build 63:
==> flow/design.v <==
module alu #(
	parameter DATA_WIDTH = 32,
	parameter INST_WIDTH = 4
)(
	input                   i_clk,
	input                   i_rst_n,
	input  [DATA_WIDTH-1:0] i_data_a,
	input  [DATA_WIDTH-1:0] i_data_b,
	input  [INST_WIDTH-1:0] i_inst,
	input                   i_valid,
	output [DATA_WIDTH-1:0] o_data,
	output                  o_overflow,
	output                  o_valid
);
	reg [DATA_WIDTH - 1:0] o_data_r, o_data_w;
	reg o_overflow_r, o_overflow_w;
	reg o_valid_r, o_valid_w;
	reg [2 * DATA_WIDTH - 1:0] o_mul_temp;
	integer i;
	assign o_data = o_data_r;
	assign o_overflow = o_overflow_r;
	assign o_valid = o_valid_r;
	always @(*) begin
		if (i_valid) begin
			case (i_inst)
				4'd0: begin
					o_data_w = i_data_a + i_data_b;
					if (i_data_a[DATA_WIDTH - 1] && i_data_b[DATA_WIDTH - 1] && ~o_data_w[DATA_WIDTH - 1]) begin
						o_overflow_w = 1;
					end
					else if (~i_data_a[DATA_WIDTH - 1] && ~i_data_b[DATA_WIDTH - 1] && o_data_w[DATA_WIDTH - 1]) begin
						o_overflow_w = 1;
					end
					else begin
						o_overflow_w = 0;
					end
					o_valid_w = 1;
				end
				4'd1: begin
					o_data_w = i_data_a - i_data_b;
					if (~i_data_a[DATA_WIDTH - 1] && i_data_b[DATA_WIDTH - 1] && o_data_w[DATA_WIDTH - 1]) begin
						o_overflow_w = 1;
					end
					else if (i_data_a[DATA_WIDTH - 1] && ~i_data_b[DATA_WIDTH - 1] && ~o_data_w[DATA_WIDTH - 1]) begin
						o_overflow_w = 1;
					end
					else begin
						o_overflow_w = 0;
					end
					o_valid_w = 1;
				end
				4'd2: begin
					o_data_w = i_data_a * i_data_b;
					if ((i_data_a[DATA_WIDTH - 1] == i_data_b[DATA_WIDTH - 1]) && o_data_w[DATA_WIDTH - 1]) begin
						o_overflow_w = 1;
					end
					else if ((i_data_a[DATA_WIDTH - 1] != i_data_b[DATA_WIDTH - 1]) && ~o_data_w[DATA_WIDTH - 1]) begin
						o_overflow_w = 1;
					end
					else begin
						o_overflow_w = 0;
					end
					o_valid_w = 1;
				end
				4'd3: begin
					if (~i_data_a[DATA_WIDTH - 1] && i_data_b[DATA_WIDTH - 1]) begin
						o_data_w = i_data_a;
					end
					else if (i_data_a[DATA_WIDTH - 1] && ~i_data_b[DATA_WIDTH - 1]) begin
						o_data_w = i_data_b;
					end
					else if (i_data_a > i_data_b) begin
						o_data_w = i_data_a;
					end
					else begin
						o_data_w = i_data_b;
					end
					o_overflow_w = 0;
					o_valid_w = 1;
				end
				4'd4: begin
					if (~i_data_a[DATA_WIDTH - 1] && i_data_b[DATA_WIDTH - 1]) begin
						o_data_w = i_data_b;
					end
					else if (i_data_a[DATA_WIDTH - 1] && ~i_data_b[DATA_WIDTH - 1]) begin
						o_data_w = i_data_a;
					end
					else if (i_data_a < i_data_b) begin
						o_data_w = i_data_a;
					end
					else begin
						o_data_w = i_data_b;
					end
					o_overflow_w = 0;
					o_valid_w = 1;
				end
				4'd5: begin
					{o_overflow_w, o_data_w} = i_data_a + i_data_b;
					o_valid_w = 1;
				end
				4'd6: begin
					o_data_w = i_data_a - i_data_b;
					if (i_data_a < i_data_b) begin
						o_overflow_w = 1;
					end
					else begin
						o_overflow_w = 0;
					end
					o_valid_w = 1;
				end
				4'd7: begin
					o_mul_temp = i_data_a * i_data_b;
					o_overflow_w = 0;
					for (i = DATA_WIDTH; i < 2 * DATA_WIDTH; i = i + 1) begin
						if (o_mul_temp[i]) begin
							o_overflow_w = 1;
						end
					end
					o_data_w = o_mul_temp[DATA_WIDTH - 1:0];
					o_valid_w = 1;
				end
				4'd8: begin
					if (i_data_a > i_data_b) begin
						o_data_w = i_data_a;
					end
					else begin
						o_data_w = i_data_b;
					end
					o_overflow_w = 0;
					o_valid_w = 1;
				end
				4'd9: begin
					if (i_data_a < i_data_b) begin
						o_data_w = i_data_a;
					end
					else begin
						o_data_w = i_data_b;
					end
					o_overflow_w = 0;
					o_valid_w = 1;
				end
				4'd10: begin
					o_data_w = i_data_a & i_data_b;
					o_overflow_w = 0;
					o_valid_w = 1;
				end
				4'd11: begin
					o_data_w = i_data_a | i_data_b;
					o_overflow_w = 0;
					o_valid_w = 1;
				end
				4'd12: begin
					o_data_w = (i_data_a & ~i_data_b) | (~i_data_a & i_data_b);
					o_overflow_w = 0;
					o_valid_w = 1;
				end
				4'd13: begin
					o_data_w = ~i_data_a;
					o_overflow_w = 0;
					o_valid_w = 1;
				end
				4'd14: begin
					for (i = 0; i < DATA_WIDTH; i = i + 1) begin
						o_data_w[i] = i_data_a[DATA_WIDTH - 1 - i];
					end
					o_overflow_w = 0;
					o_valid_w = 1;
				end
				default: begin
					o_overflow_w = 0;
					o_data_w = 0;
					o_valid_w = 1;
				end
			endcase
		end
		else begin
			o_overflow_w = 0;
			o_data_w = 0;
			o_valid_w = 0;
		end
	end
	always @(posedge i_clk or negedge i_rst_n) begin
		if (~i_rst_n) begin
			o_data_r <= 0;
			o_overflow_r <= 0;
			o_valid_r <= 0;
		end
		else begin
			o_data_r <= o_data_w;
			o_overflow_r <= o_overflow_w;
			o_valid_r <= o_valid_w;
		end
	end
endmodule
export LEC_CHECK = 0
export CAP_MARGIN = 20
export CELL_PAD_IN_SITES_GLOBAL_PLACEMENT = 3
export CORE_ASPECT_RATIO = 0.9
export CORE_MARGIN = 10
export CORE_UTILIZATION = 55
export CTS_CLUSTER_SIZE = 54
export MAX_ROUTING_LAYER = met4
export PLACE_DENSITY_LB_ADDON = 0.17
export SETUP_SLACK_MARGIN = 0.34
export SLEW_MARGIN = 35
create_clock -name core_clock -period 11.7 [get_ports {i_clk}]
run.sh (not shown) runs the stock make flow with config.mk's settings and CLKGATE_MAP_FILE=.
Build 63 did not finish; the tool stopped in 3_1_place_gp_skip_io with error FLW-0024.
The following lists how build 73 was set up differently from build 63:
- CELL_PAD_IN_SITES_GLOBAL_PLACEMENT: 3 -> unset
- PLACE_DENSITY_LB_ADDON: 0.17 -> unset
- CORE_ASPECT_RATIO: 0.9 -> unset
- MAX_ROUTING_LAYER: met4 -> unset
- SETUP_SLACK_MARGIN: 0.34 -> 1.91
- SLEW_MARGIN: 35 -> 20
- CORE_UTILIZATION: 55 -> 51
- CTS_CLUSTER_SIZE: 54 -> unset
- CORE_MARGIN: 10 -> 2
- the clock period (ns, I/O delays scaled along): 11.7 -> 6.47
[summary]
Area of the core deteriorates in build 73 relative to build 63.
Finished, but not clean: build 73, with negative setup slack.
Between build 63 and build 73, the starting density of the core is lower for build 73.
Compared with build 63, die size in build 73 decreased by a few percent.
--- input diff build 73..build 96 ---
- SETUP_SLACK_MARGIN no longer set, was 1.91
- CTS_CLUSTER_SIZE now 97, previously not set
- CORE_UTILIZATION now 61, was 51
- the clock period (ns, I/O delays scaled along) now 11.8, was 6.47
Results
- Build 96 did not stop at any stage, and its layout met the timing, DRC and antenna checks.
- Row placed cell count: build 96 lower / build 73 higher
- Core box area for build 96: 16% down relative to build 73
- Compared with build 73, build 96 shows worst-path maximum fanout lower by 1.
- Build 96: global-route wire length before repair 21000 um below build 73
- Diff build 73 -> build 96: design area went down about 20%, wire length went down 8.3%, final cell count went down 14%.
- Between build 73 and build 96, the utilization is lower for build 96.
For build 6, these inputs were changed with respect to build 96:
- CORE_UTILIZATION now 71, was 61
- PLACE_DENSITY now 0.69, previously not set
- CTS_CLUSTER_SIZE now 24, was 97
- the clock period (ns, I/O delays scaled along) now 9.73, was 11.8
Results
- What ended build 6 was a tool error in 5_1_grt; the run never finished.
- Compared with build 96, in build 6 number of synthesized register bits barely changed; placed standard-cell area higher; placed instance count saw an increase.
- Comparing build 6 against build 96, there is no change at all in share of flip-flops with an asynchronous set or reset.
- [build 6] number of resized instances in the post-cts repair step rose 214 relative to build 96
- Lower overall die area was reported by build 6, not build 96.
- Mean post-synth cell area came out exactly the same in build 96 and build 6.
